==> build 78 <==
Design breakout, start of the top module:
module breakout(
    input  clk,
    input  rst,
    input  rota,
    input  rotb,
    input  de,
    output red,
    output green,
    output blue,
    output hsync,
    output vsync
    );
clock: 40.0 ns
lec_check: 0
cap_margin: 20
core_aspect_ratio: 1.99
core_margin: 7
core_utilization: 56
cts_cluster_diameter: 391
cts_cluster_size: 98
place_density: 0.35
slew_margin: 35
tns_end_percent: 40
run.sh (not shown) runs the stock make flow with config.mk's settings and CLKGATE_MAP_FILE=.
==> build 86: changes against build 78 <==
- ABC_AREA: unset -> 1
- CORE_ASPECT_RATIO: 1.99 -> unset
- CORE_MARGIN: 7 -> 2
- CORE_UTILIZATION: 56 -> 72
- CTS_CLUSTER_DIAMETER: 391 -> unset
- CTS_CLUSTER_SIZE: 98 -> 10
- PLACE_DENSITY: 0.35 -> unset
- SETUP_SLACK_MARGIN: unset -> 1.62
- SLEW_MARGIN: 35 -> 20
- TNS_END_PERCENT: 40 -> unset
==> flow/constraint.sdc (replaced) <==
create_clock -name core_clock -period 5.97 [get_ports {clk}]
set_input_delay 1.1940 -clock core_clock [delete_from_list [all_inputs] [get_ports {clk}]]
set_output_delay 1.1940 -clock core_clock [all_outputs]
set_load 0.01 [all_outputs]
==> comparison table <==
item                                               build 78        build 86
Result of the run                            finished clean  finished clean
Clock network power                              0.000170 W       0.00118 W
Worst setup skew after layout                    0.00744 ns       0.0129 ns
Xor/xnor share of the synthesized area               0.0736          0.0414
Power share of the sequential group                   0.492           0.476
Global Route met2 Usage                               0.511           0.623
Synthesis-to-finish area growth                       8.48%           8.67%
Seq pwr                                          0.000187 W       0.00125 W
Pre-antenna DRT Iters                                     5               7
Tap Count                                               259             225
Clk_buf instances                                        19              17
Part of the cycle the worst path needs                0.321           0.734
Delay of the slowest cell on the worst path         0.52 ns         0.37 ns

========
==> maple <==
breakout again, from the RTL that the note above started with.
Settings: LEC_CHECK=0, ABC_AREA=0, CAP_MARGIN=20, CORE_ASPECT_RATIO=1.49, CORE_MARGIN=10, CORE_UTILIZATION=31, CTS_CLUSTER_DIAMETER=213, GPL_ROUTABILITY_DRIVEN=0, GPL_TIMING_DRIVEN=1, PLACE_DENSITY_LB_ADDON=0.26, SETUP_SLACK_MARGIN=1.39, SLEW_MARGIN=5, TNS_END_PERCENT=50; clock period 15.1 ns.
==> inputs of sierra, as changes to maple <==
- ABC_AREA: 0 -> 1
- CORE_ASPECT_RATIO: 1.49 -> unset
- CORE_MARGIN: 10 -> 2
- CORE_UTILIZATION: 31 -> 66
- CTS_CLUSTER_DIAMETER: 213 -> unset
- GPL_ROUTABILITY_DRIVEN: 0 -> unset
- GPL_TIMING_DRIVEN: 1 -> unset
- PLACE_DENSITY_LB_ADDON: 0.26 -> unset
- SETUP_SLACK_MARGIN: 1.39 -> 1.95
- SLEW_MARGIN: 5 -> 20
- TNS_END_PERCENT: 50 -> unset
==> flow/constraint.sdc (replaced) <==
create_clock -name core_clock -period 7.37 [get_ports {clk}]
set_input_delay 1.4740 -clock core_clock [delete_from_list [all_inputs] [get_ports {clk}]]
set_output_delay 1.4740 -clock core_clock [all_outputs]
set_load 0.01 [all_outputs]
==> inputs of willow, as changes to maple <==
- CORE_ASPECT_RATIO: 1.49 -> unset
- CORE_MARGIN: 10 -> 2
- CORE_UTILIZATION: 31 -> 58
- CTS_CLUSTER_DIAMETER: 213 -> 400
- CTS_CLUSTER_SIZE: unset -> 96
- GPL_ROUTABILITY_DRIVEN: 0 -> 1
- PLACE_DENSITY: unset -> 0.5
- PLACE_DENSITY_LB_ADDON: 0.26 -> unset
- SLEW_MARGIN: 5 -> 25
- TNS_END_PERCENT: 50 -> unset
==> flow/constraint.sdc (replaced) <==
create_clock -name core_clock -period 18.1 [get_ports {clk}]
set_input_delay 3.6200 -clock core_clock [delete_from_list [all_inputs] [get_ports {clk}]]
set_output_delay 3.6200 -clock core_clock [all_outputs]
set_load 0.01 [all_outputs]
==> reports/metrics.yaml <==
p_clk_frac: 0.468
comb_power_share: 0.057
ys_sh_xor: 0.0736
slew_headroom: 0.342
n_all_inverters: 57
initCoreUtil: 0.591
status: "timing/DRC/antenna clean"
ys_sh_mux: 0.00543
syn_area_per_cell_um2: 8.35
total_power_uw: 869
routed_wl_mm: 29.6
leakage_nw: 4.44
cp_cell_sequence: "ha_1, ha_1, a21oi_1, nor2b_1, o21ai_0, o21ai_0, a21oi_1, xor2_1, ha_1, nand4_1, a21oi_1, a21oi_1, o211a_1, nor4_1, nor4b_1, nand4_1, clkdlybuf4s50_1"
topCellsByArea: "dfxtp_1, ha_1, nor2_1, a21oi_1, o22a_1"
worstPathMaxFanout: 10
(the above is from willow)
==> reports/metrics.yaml <==
status: "timing/DRC/antenna clean"
comb_power_share: 0.056
topCellsByArea: "dfxtp_1, ha_1, nor2_1, a21oi_1, o22a_1"
routed_wl_mm: 31.9
p_clk_frac: 0.478
cp_cell_sequence: "ha_1, ha_1, a21oi_1, nor2b_1, o21ai_0, o21ai_0, a21oi_1, xor2_1, ha_1, nand4_1, a21oi_1, a21oi_1, o211a_1, nor4_1, nor4b_1, o21ai_0, clkdlybuf4s50_1"
total_power_mw: 1.06
ys_sh_mux: 0.00543
(the above is from maple)
==> reports/metrics.yaml <==
comb_power_share: 0.071
routed_wl_mm: 32.9
initCoreUtil: 0.669
total_power_mw: 2.11
leakage_nw: 5.88
n_all_inverters: 204
syn_area_per_cell_um2: 6.77
status: "timing/DRC/antenna clean"
slew_headroom: 0.282
topCellsByArea: "dfxtp_1, nand2_1, ha_1, nor2_1, a21oi_1"
ys_sh_mux: 0
worstPathMaxFanout: 8
(the above is from sierra)
Power is estimated from default activity; no workload was simulated.
